## build 5
==> flow/design.v (excerpt) <==
module testpc(
	clock,   
	reset,   
	pc,   
	instruction,   
	mem_data,   
	mem_addr,   
	mem_wdata,   
	mwrite_enable,
	mread_enable,
	regwrite_enable,   
	write_addr,   
	reg_write_data   
	);
make LEC_CHECK=0 CAP_MARGIN=20 CORE_MARGIN=2 CORE_UTILIZATION=72 CTS_CLUSTER_SIZE=74 PLACE_DENSITY_LB_ADDON=0.28 SETUP_SLACK_MARGIN=-0.66 SLEW_MARGIN=20 finish   # period 11.0 ns
run.sh (not shown) runs the stock make flow with config.mk's settings and CLKGATE_MAP_FILE=.
As the logs show, build 5 stopped at global routing after a tool error, so it never reached the end of the flow.
Setup changes, build 5 to build 79
- PLACE_DENSITY_LB_ADDON no longer set, was 0.28
- CTS_CLUSTER_SIZE no longer set, was 74
- CORE_UTILIZATION now 68, was 72
--- outcome ---
Note that the die area recorded for build 79 amounts to 1.06 times the value seen in build 5.
Looking at number of gates resized after CTS, build 79 sits 20 below build 5.
The remaining runs in build 5 and build 79 completed every stage, whereas build 5 halted early.
Build 5 | ERROR | global routing
Ran to the end and failed final checks on negative setup slack: build 79.
Delta(height of the die, build 79 - build 5) > 0
### build 79 -> build 49
- SETUP_SLACK_MARGIN removed (was -0.66)
- CORE_UTILIZATION changed from 68 to 25
- the clock period (ns, I/O delays scaled along) changed from 11.0 to 15.8
### Flow results
- Per the comparison of build 49 with build 79, count of inserted antenna diode cells did not really move; global-route usage dropped 33 points; proportion of power drawn by the clock network has increased; placed instance count rose by 291; post-route clock period utilization decreased 12 points.
- Re power after layout: build 79 was higher than build 49.
- Per the final summary, build 49 finished and its layout is clean on timing, DRC and antenna.
- Critical path depth in cells, build 49 vs build 79: up by a few percent

== rev 12 ==
testpc again, from the RTL that the note above started with.
clock: 20.8 ns
lec_check: 0
abc_area: 1
cap_margin: 20
cell_pad_in_sites_global_placement: 1
core_aspect_ratio: 1.44
core_margin: 5
core_utilization: 32
cts_cluster_diameter: 351
cts_cluster_size: 54
gpl_routability_driven: 1
hold_slack_margin: 0.27
max_routing_layer: met4
place_density_lb_addon: 0.11
setup_slack_margin: -0.84
slew_margin: 20
Rev 12 closes out successfully: all stages finished, all timing, DRC and antenna checks passed.
The following lists how rev 13 was set up differently from rev 12:
- CORE_MARGIN: 5 -> 2
- MAX_ROUTING_LAYER: met4 -> unset
- CORE_ASPECT_RATIO: 1.44 -> unset
- CELL_PAD_IN_SITES_GLOBAL_PLACEMENT: 1 -> unset
- CTS_CLUSTER_SIZE: 54 -> 39
- HOLD_SLACK_MARGIN: 0.27 -> 0.3
- GPL_ROUTABILITY_DRIVEN: 1 -> unset
- CTS_CLUSTER_DIAMETER: 351 -> unset
- SETUP_SLACK_MARGIN: -0.84 -> unset
- CORE_UTILIZATION: 32 -> 68
- PLACE_DENSITY_LB_ADDON: 0.11 -> unset
- the clock period (ns, I/O delays scaled along): 20.8 -> 10.7
## What came out
Delta (rev 13 minus rev 12): fraction of area in registers shows a reduction of 2.3 points; number of vias per cell shows an increase of about 24%; clock network fraction of total power shows a reduction of 2.5 points.
Status rev 13: flow complete, layout not clean - negative setup slack

Starting RTL as in the previous note.
## testpc
module testpc(
	clock,   
	reset,   
	pc,   
	instruction,   
	mem_data,   
	mem_addr,   
	mem_wdata,   
	mwrite_enable,
	mread_enable,
	regwrite_enable,   
	write_addr,   
	reg_write_data   
	);
export LEC_CHECK = 0
export ABC_AREA = 1
export CAP_MARGIN = 0
export CORE_MARGIN = 7
export CORE_UTILIZATION = 58
export CTS_CLUSTER_DIAMETER = 252
export CTS_CLUSTER_SIZE = 100
export HOLD_SLACK_MARGIN = 0.3
export SLEW_MARGIN = 20
export TNS_END_PERCENT = 20
create_clock -name core_clock -period 16.0 [get_ports {clock}]
Rerun with:
==> flow/config.mk (replaced) <==
export PLATFORM = sky130hd
export DESIGN_NAME = testpc
export DESIGN_NICKNAME = testpc
export VERILOG_FILES = /design/flow/design.v
export SDC_FILE = /design/flow/constraint.sdc
export NUM_CORES = 4
export LEC_CHECK = 0
export ABC_AREA = 1
export CAP_MARGIN = 20
export CELL_PAD_IN_SITES_GLOBAL_PLACEMENT = 2
export CORE_MARGIN = 2
export CORE_UTILIZATION = 40
export CTS_CLUSTER_DIAMETER = 396
export CTS_CLUSTER_SIZE = 98
export PLACE_DENSITY_LB_ADDON = 0.04
export SLEW_MARGIN = 20
Result: The changed run finished with timing, DRC and antenna clean; wire length climbs by about 8%; synthesized cell count is unchanged; final area climbs by 1.3%; clock skew is about the same; clock power drops by about 1%; area after synthesis stays the same; count of clock-buffer cells in the layout climbs by 1; non-clock buffer count climbs by 6; critical path depth climbs by 2.
Rerun with:
--- a/flow/config.mk
+++ b/flow/config.mk
@@ -8 +7,0 @@
-export ABC_AREA = 1
@@ -10 +9 @@
-export CELL_PAD_IN_SITES_GLOBAL_PLACEMENT = 2
+export CORE_ASPECT_RATIO = 1.85
@@ -13,3 +12,3 @@
-export CTS_CLUSTER_DIAMETER = 396
-export CTS_CLUSTER_SIZE = 98
-export PLACE_DENSITY_LB_ADDON = 0.04
+export HOLD_SLACK_MARGIN = 0.26
+export PLACE_DENSITY = 0.94
+export SETUP_SLACK_MARGIN = -0.82
@@ -16,0 +16 @@
+export TNS_END_PERCENT = 55
Effect: This time the run ran to the end with violations: setup timing; worst setup slack loses 630 ps; utilization went up by 0.56 points; design area went down by 2.3%; worst hold slack gains 28 ps; non-clock buffer count went up by 15; clock-buffer cell count went down by 1; critical path depth went down by 5.
Rerun with:
==> flow/config.mk (replaced) <==
export PLATFORM = sky130hd
export DESIGN_NAME = testpc
export DESIGN_NICKNAME = testpc
export VERILOG_FILES = /design/flow/design.v
export SDC_FILE = /design/flow/constraint.sdc
export NUM_CORES = 4
export LEC_CHECK = 0
export ABC_AREA = 1
export CAP_MARGIN = 30
export CORE_MARGIN = 10
export CORE_UTILIZATION = 64
export CTS_CLUSTER_DIAMETER = 252
export CTS_CLUSTER_SIZE = 100
export SLEW_MARGIN = 20
export TNS_END_PERCENT = 20
With this change the flow ran to the end with no violations.
Synthesized area grows by a few percent.
Synthesized cell count grows by a quarter to a third.
Setup slack gains 400 ps.
Cell area grows slightly.
Die area shrinks by about a fifth.
Critical path depth grows by 9.
Sequential share of layout area shrinks by 0.26 points.

exp/raven:
Starting RTL as in the previous note.
## testpc
module testpc(
	clock,   
	reset,   
	pc,   
	instruction,   
	mem_data,   
	mem_addr,   
	mem_wdata,   
	mwrite_enable,
	mread_enable,
	regwrite_enable,   
	write_addr,   
	reg_write_data   
	);
	input clock, reset;
	input [15:0] instruction, mem_data;
	output [15:0] pc, mem_addr, mem_wdata;
	output [15:0] reg_write_data;
	output mwrite_enable, mread_enable, regwrite_enable;
	output [2:0] write_addr;
	reg [15:0] pc, read_data1, read_data2, ext_imm_data, alu_result;
	reg [15:0] reg_write_data;
	reg [15:0] jump_addr, branch_addr;
	reg [15:0] mwrite_addr, mread_addr;
	reg [6:0] imm_data;
	reg [2:0] read_addr1, read_addr2, write_addr;
	reg [1:0] result_sel;
	reg regwrite_enable, func_sel, imm_sel, mwrite_enable;
	reg mread_enable, memtoreg_sel, jump_enable, branch_enable;
	reg [15:0] reg_table[0:7];
	reg [15:0] c, temp;
	reg c1, c2, s1;
	wire [15:0] b1;
	wire [15:0] and_result, not_result;
	assign mem_addr = alu_result;
	assign mem_wdata = read_data2;
	always@(posedge clock or negedge reset)
	begin
		if(reset == 1'b0)
			pc <= 16'b0000000000000000;
		else if(branch_enable == 1'b1)
		begin
			if(alu_result == 0)
				pc <= pc + branch_addr;
			else
				pc <= pc + 16'b0000000000000001;
		end
		else if(jump_enable == 1'b1)
			pc <= 16'b0000000000000000 + jump_addr;
		else
			pc <= pc + 16'b0000000000000001;
	end
	always@(instruction)
	begin
		begin
			if(instruction[15:13] == 3'b001 && instruction[3:0] <= 4'b0010)   
			begin
				if(instruction[3:0] == 4'b0000)   
				begin
					read_addr1 = instruction[12:10]; 
					read_addr2 = instruction[9:7];  
					write_addr = instruction[6:4];  
					imm_data = 7'b0000000;
					mwrite_addr = 16'b0000000000000000;
					mread_addr = 16'b0000000000000000;
  ...
clock: 10.6 ns
lec_check: 0
cap_margin: 20
core_margin: 2
core_utilization: 72
cts_cluster_size: 43
place_density: 0.66
setup_slack_margin: 3.04
slew_margin: 20
The log for exp/raven ends in global routing (5_1_grt) with error GRT-0116, so the run never completed.
Here is what was changed in the inputs of exp/harbor compared with exp/raven.
Settings: a deleted SETUP_SLACK_MARGIN that had been 3.04; a deleted CTS_CLUSTER_SIZE that had been 43; a change of CORE_UTILIZATION from 72 to 40; a deleted PLACE_DENSITY that had been 0.66; a change of the clock period (ns, I/O delays scaled along) from 10.6 to 15.8.
==> results <==
exp/harbor against exp/raven: total nets after synthesis ~0 delta, final estimated routing congestion in global placement -0.15. Standard-cell row count: exp/harbor > exp/raven. Standard cell area after detailed placement ends up higher on exp/raven. Horizontal die dimension, exp/harbor and exp/raven: smaller value in exp/raven. exp/harbor vs exp/raven, floorplan utilization went down by 32 points. From exp/raven to exp/harbor the numbers moved as follows: vertical die dimension up 33%, post-CTS setup-driven buffer insertion count fell 22. Relative to exp/raven, area of the die increased by about 80% in exp/harbor. The total of cells resized after clock tree synthesis of exp/harbor falls short of that of exp/raven by 76. Half-perimeter wire length of the detailed placement result | exp/harbor below exp/raven. exp/harbor reached the final stage; the timing, DRC and antenna checks on its layout passed.
--- input diff exp/harbor..exp/sierra ---
Settings: CORE_UTILIZATION now 68, was 40; CTS_CLUSTER_SIZE now 39, previously not set; the clock period (ns, I/O delays scaled along) now 12.2, was 15.8.
## What came out
- The flow for exp/sierra finished, though final verification flagged setup timing.
- Compared with exp/harbor, exp/sierra shows a lower part of the power in registers.
- Summary of exp/sierra over exp/harbor: number of global-route vias before repair now sits higher, fill cell instance count of the final layout now sits lower, wire length now sits higher, overall track demand over capacity in global routing now sits higher.
- Taking exp/harbor as the reference, in exp/sierra total of cells resized after clock tree synthesis moved up; total power picked up an extra about 40%.
#### Input delta (exp/xenon over exp/sierra)
Settings: GPL_ROUTABILITY_DRIVEN newly set to 1; ABC_AREA newly set to 0; CTS_CLUSTER_DIAMETER newly set to 88; CTS_CLUSTER_SIZE changed from 39 to 32; the clock period (ns, I/O delays scaled along) changed from 12.2 to 13.2.
Findings:
Although exp/xenon finished all stages, its layout failed final checks on setup timing. exp/xenon vs. exp/sierra: combinational share of power went down by 0.4 points. exp/sierra → exp/xenon: data arrival time of the critical path went up by 370 ps, hold slack closely matched the old numbers, number of global-route vias before repair now smaller.

willow:
testpc again, from the RTL that the note above started with.
// testpc
module testpc(
	clock,   
	reset,   
	pc,   
	instruction,   
	mem_data,   
	mem_addr,   
	mem_wdata,   
	mwrite_enable,
	mread_enable,
	regwrite_enable,   
	write_addr,   
	reg_write_data   
	);
==> flow/config.mk <==
export PLATFORM = sky130hd
export DESIGN_NAME = testpc
export DESIGN_NICKNAME = testpc
export VERILOG_FILES = /design/flow/design.v
export SDC_FILE = /design/flow/constraint.sdc
export NUM_CORES = 4
export LEC_CHECK = 0
export ABC_AREA = 0
export CAP_MARGIN = 20
export CELL_PAD_IN_SITES_GLOBAL_PLACEMENT = 2
export CORE_MARGIN = 5
export CORE_UTILIZATION = 32
export CTS_CLUSTER_DIAMETER = 351
export CTS_CLUSTER_SIZE = 54
export GPL_ROUTABILITY_DRIVEN = 1
export MAX_ROUTING_LAYER = met5
export PLACE_DENSITY_LB_ADDON = 0.11
export SLEW_MARGIN = 20
==> flow/constraint.sdc <==
create_clock -name core_clock -period 20.8 [get_ports {clock}]
set_input_delay 4.1600 -clock core_clock [delete_from_list [all_inputs] [get_ports {clock}]]
set_output_delay 4.1600 -clock core_clock [all_outputs]
set_load 0.01 [all_outputs]
willow completed every stage of the flow, and the final layout passed the timing, DRC and antenna checks.
The following lists how onyx was set up differently from willow:
Settings: a change of CTS_CLUSTER_SIZE from 54 to 32; a change of CORE_UTILIZATION from 32 to 69; a deleted CELL_PAD_IN_SITES_GLOBAL_PLACEMENT that had been 2; a deleted MAX_ROUTING_LAYER that had been met5; a deleted PLACE_DENSITY_LB_ADDON that had been 0.11; a deleted GPL_ROUTABILITY_DRIVEN that had been 1; a deleted ABC_AREA that had been 0; a change of CORE_MARGIN from 5 to 2; an added SETUP_SLACK_MARGIN of -0.62; a deleted CTS_CLUSTER_DIAMETER that had been 351; a change of the clock period (ns, I/O delays scaled along) from 20.8 to 12.5.
Notes after the runs:
| onyx | all stages done | FAIL | setup timing |
Critical path depth, onyx vs willow: down by more than 10%
Going from willow to onyx, pin count of the biggest net entering global routing shrinks by 2.6%.
Lower count of clock-buffer cells in the layout was reported by onyx, not willow.
Lower area of the core was reported by onyx, not willow.
Relative to willow, the number of cells in the finished layout apart from fillers measured on onyx has decreased by a few percent.
onyx against willow: number of logic inverters in the finished layout held; total vias in the final route went up 2111.
willow -> onyx: design area increased by a few percent
Density: onyx denser than willow
Compared onyx vs willow, and buffer count from post-CTS setup fixing is up in onyx.
[diff] leakage power figure, onyx relative to willow: regression
[inputs] violet vs onyx
Settings: removing SETUP_SLACK_MARGIN (formerly -0.62); changing CORE_UTILIZATION from 69 to 40; removing CTS_CLUSTER_SIZE (formerly 32); changing the clock period (ns, I/O delays scaled along) from 12.5 to 15.4.
Notes after the runs:
- violet reached the final stage; the timing, DRC and antenna checks on its layout passed.
- [compare] base=onyx new=violet: post-layout worst setup margin went up 0.78 ns, total power draw went down about 24%, maximum clock skew at final layout went up 0.0046 ns, sequential power went down about 22%.
- Relative to onyx, reported leakage power has decreased by about 3.6% in violet.
The inputs of delta differ from those of violet as listed below.
Settings: CTS_CLUSTER_SIZE newly set to 36; CORE_UTILIZATION changed from 40 to 68; CTS_CLUSTER_DIAMETER newly set to 28; SETUP_SLACK_MARGIN newly set to 2.16; the clock period (ns, I/O delays scaled along) changed from 15.4 to 11.0.
Findings:
violet → delta: synthesized cell count held, post-synthesis mux area share saw little to no change.
delta: aborted in global routing (tool error)
Delta (delta minus violet): vertical die size shrank by 23%; HPWL reported at the end of detailed placement has increased; die area fell by 0.012 sq mm; placed standard-cell area increased by 3.8% relative to the old numbers; horizontal die dimension went down.

Setup of lagoon:
Starting RTL as in the previous note.
clock: 10.6 ns
lec_check: 0
cap_margin: 5
core_aspect_ratio: 0.88
core_margin: 2
core_utilization: 72
cts_cluster_size: 41
max_routing_layer: met4
place_density: 0.66
setup_slack_margin: 1.89
slew_margin: 20
What ended lagoon was a tool error in global routing (5_1_grt); the run never finished.
[inputs] amber vs lagoon
# lagoon
export LEC_CHECK = 0
export CAP_MARGIN = 5
export CORE_ASPECT_RATIO = 0.88
export CORE_MARGIN = 2
export CORE_UTILIZATION = 72
export CTS_CLUSTER_SIZE = 41
export MAX_ROUTING_LAYER = met4
export PLACE_DENSITY = 0.66
export SETUP_SLACK_MARGIN = 1.89
export SLEW_MARGIN = 20
create_clock -name core_clock -period 10.6 [get_ports {clock}]
# amber
export LEC_CHECK = 0
export CAP_MARGIN = 5
export CORE_ASPECT_RATIO = 0.88
export CORE_MARGIN = 2
export CORE_UTILIZATION = 72
export CTS_CLUSTER_DIAMETER = 361
export CTS_CLUSTER_SIZE = 41
export MAX_ROUTING_LAYER = met4
export PLACE_DENSITY = 0.4
export SETUP_SLACK_MARGIN = 1.89
export SLEW_MARGIN = 20
create_clock -name core_clock -period 10.6 [get_ports {clock}]
Results
amber: aborted in global routing (5_1_grt) (tool error). From amber to lagoon, x dimension of the die did not move at all. Comparing amber against lagoon, there is no change at all in number of rows created at floorplan. amber -> lagoon: fraction of synthesized cell area in xor and xnor cells delta 0, exact match. Going from lagoon to amber, overall die height held steady, area of placed instances held steady.
Here is what was changed in the inputs of pepper compared with amber.
# amber
export LEC_CHECK = 0
export CAP_MARGIN = 5
export CORE_ASPECT_RATIO = 0.88
export CORE_MARGIN = 2
export CORE_UTILIZATION = 72
export CTS_CLUSTER_DIAMETER = 361
export CTS_CLUSTER_SIZE = 41
export MAX_ROUTING_LAYER = met4
export PLACE_DENSITY = 0.4
export SETUP_SLACK_MARGIN = 1.89
export SLEW_MARGIN = 20
create_clock -name core_clock -period 10.6 [get_ports {clock}]
# pepper
export LEC_CHECK = 0
export CAP_MARGIN = 20
export CORE_MARGIN = 2
export CORE_UTILIZATION = 59
export SETUP_SLACK_MARGIN = 2.56
export SLEW_MARGIN = 20
create_clock -name core_clock -period 9.28 [get_ports {clock}]
Findings:
- Finished, but not clean: pepper, with setup timing.
- Row post-placement cell count: pepper higher / amber lower
- Looking at total half-perimeter wirelength after legalization and detailed placement across both flows, pepper is the weaker of the two, with amber ahead.
- | die boundary height | lower: amber |
- pepper vs amber, post-CTS setup buffer count went up by 31.
- Taking amber as the reference point, the area inside the core boundary of pepper rises by about 20%.
- pepper has pre-CTS setup slack below what amber had.
- Compared to amber, pepper was floorplanned on a bigger die.
- Share of the synthesized netlist area taken by xor and xnor gates: amber vs pepper identical
- Of amber and pepper, the lower number of cells upsized or downsized after cts belongs to amber.
- As far as average cell area after synthesis goes, pepper and amber are indistinguishable; the numbers are identical.
- Higher die width goes to pepper over amber.
Here is what was changed in the inputs of juniper compared with pepper.
# pepper
export LEC_CHECK = 0
export CAP_MARGIN = 20
export CORE_MARGIN = 2
export CORE_UTILIZATION = 59
export SETUP_SLACK_MARGIN = 2.56
export SLEW_MARGIN = 20
create_clock -name core_clock -period 9.28 [get_ports {clock}]
# juniper
export LEC_CHECK = 0
export CAP_MARGIN = 20
export CORE_MARGIN = 2
export CORE_UTILIZATION = 40
export SLEW_MARGIN = 20
create_clock -name core_clock -period 16.0 [get_ports {clock}]
juniper finished all stages; the layout is clean. Looking at number of buffers added for setup after CTS across pepper and juniper, the one that comes out higher is pepper. juniper vs. pepper: flip-flop and latch share of the layout cell area rose by 4.3 points, total number of tap cells rose by about 50%, portion of total power attributed to combinational logic fell by 9.9 points.
What maple does differently from juniper at the input level:
# juniper
export LEC_CHECK = 0
export CAP_MARGIN = 20
export CORE_MARGIN = 2
export CORE_UTILIZATION = 40
export SLEW_MARGIN = 20
create_clock -name core_clock -period 16.0 [get_ports {clock}]
# maple
export LEC_CHECK = 0
export ABC_AREA = 1
export CAP_MARGIN = 20
export CELL_PAD_IN_SITES_GLOBAL_PLACEMENT = 0
export CORE_MARGIN = 4
export CORE_UTILIZATION = 40
export CTS_CLUSTER_DIAMETER = 396
export CTS_CLUSTER_SIZE = 98
export PLACE_DENSITY_LB_ADDON = 0.04
export SLEW_MARGIN = 20
export TNS_END_PERCENT = 40
create_clock -name core_clock -period 16.0 [get_ports {clock}]
### Flow results
- NOTE count of non-filler cells in the finished layout juniper->maple increased by more than 10%
- Relative to juniper, maple degrades final wirelength.
- Compared with juniper, non-clock buffer count in maple decreased by more than 10%.
- Summary of maple over juniper: number of vias after detailed routing moved up, overall track demand over capacity in global routing rose by 2.0 points, first-pass GRT wire length went up, sequential cell power down about 2%, critical path depth now larger.
- Summary: with juniper as the reference, area reported by Yosys stat in maple moved up by a few percent.
Here is what was changed in the inputs of fjord compared with maple.
# maple
export LEC_CHECK = 0
export ABC_AREA = 1
export CAP_MARGIN = 20
export CELL_PAD_IN_SITES_GLOBAL_PLACEMENT = 0
export CORE_MARGIN = 4
export CORE_UTILIZATION = 40
export CTS_CLUSTER_DIAMETER = 396
export CTS_CLUSTER_SIZE = 98
export PLACE_DENSITY_LB_ADDON = 0.04
export SLEW_MARGIN = 20
export TNS_END_PERCENT = 40
create_clock -name core_clock -period 16.0 [get_ports {clock}]
# fjord
export LEC_CHECK = 0
export CAP_MARGIN = 40
export CORE_ASPECT_RATIO = 0.53
export CORE_MARGIN = 2
export CORE_UTILIZATION = 40
export SLEW_MARGIN = 20
export TNS_END_PERCENT = 85
create_clock -name core_clock -period 16.0 [get_ports {clock}]
### Flow results
The launch point of the critical path comes out instruction[13] in one run and instruction[14] in the other, namely in fjord and maple respectively. Count of mapped cells out of synthesis in fjord vs maple: down about 24%. Die area in fjord vs maple: down 0.0025 mm2. Summary — cell count of the worst reg-to-reg path, fjord relative to maple: higher, by 4. Met2 wire length delta for fjord relative to maple: about 25% lower. [fjord] combinational group share of total power rose 4.4 points relative to maple. Relative to maple, the tally of filler cells in the layout of fjord is lower by about 11%. fjord vs maple: post-placement cell area down in fjord.
Power and IR drop assume default switching activity.
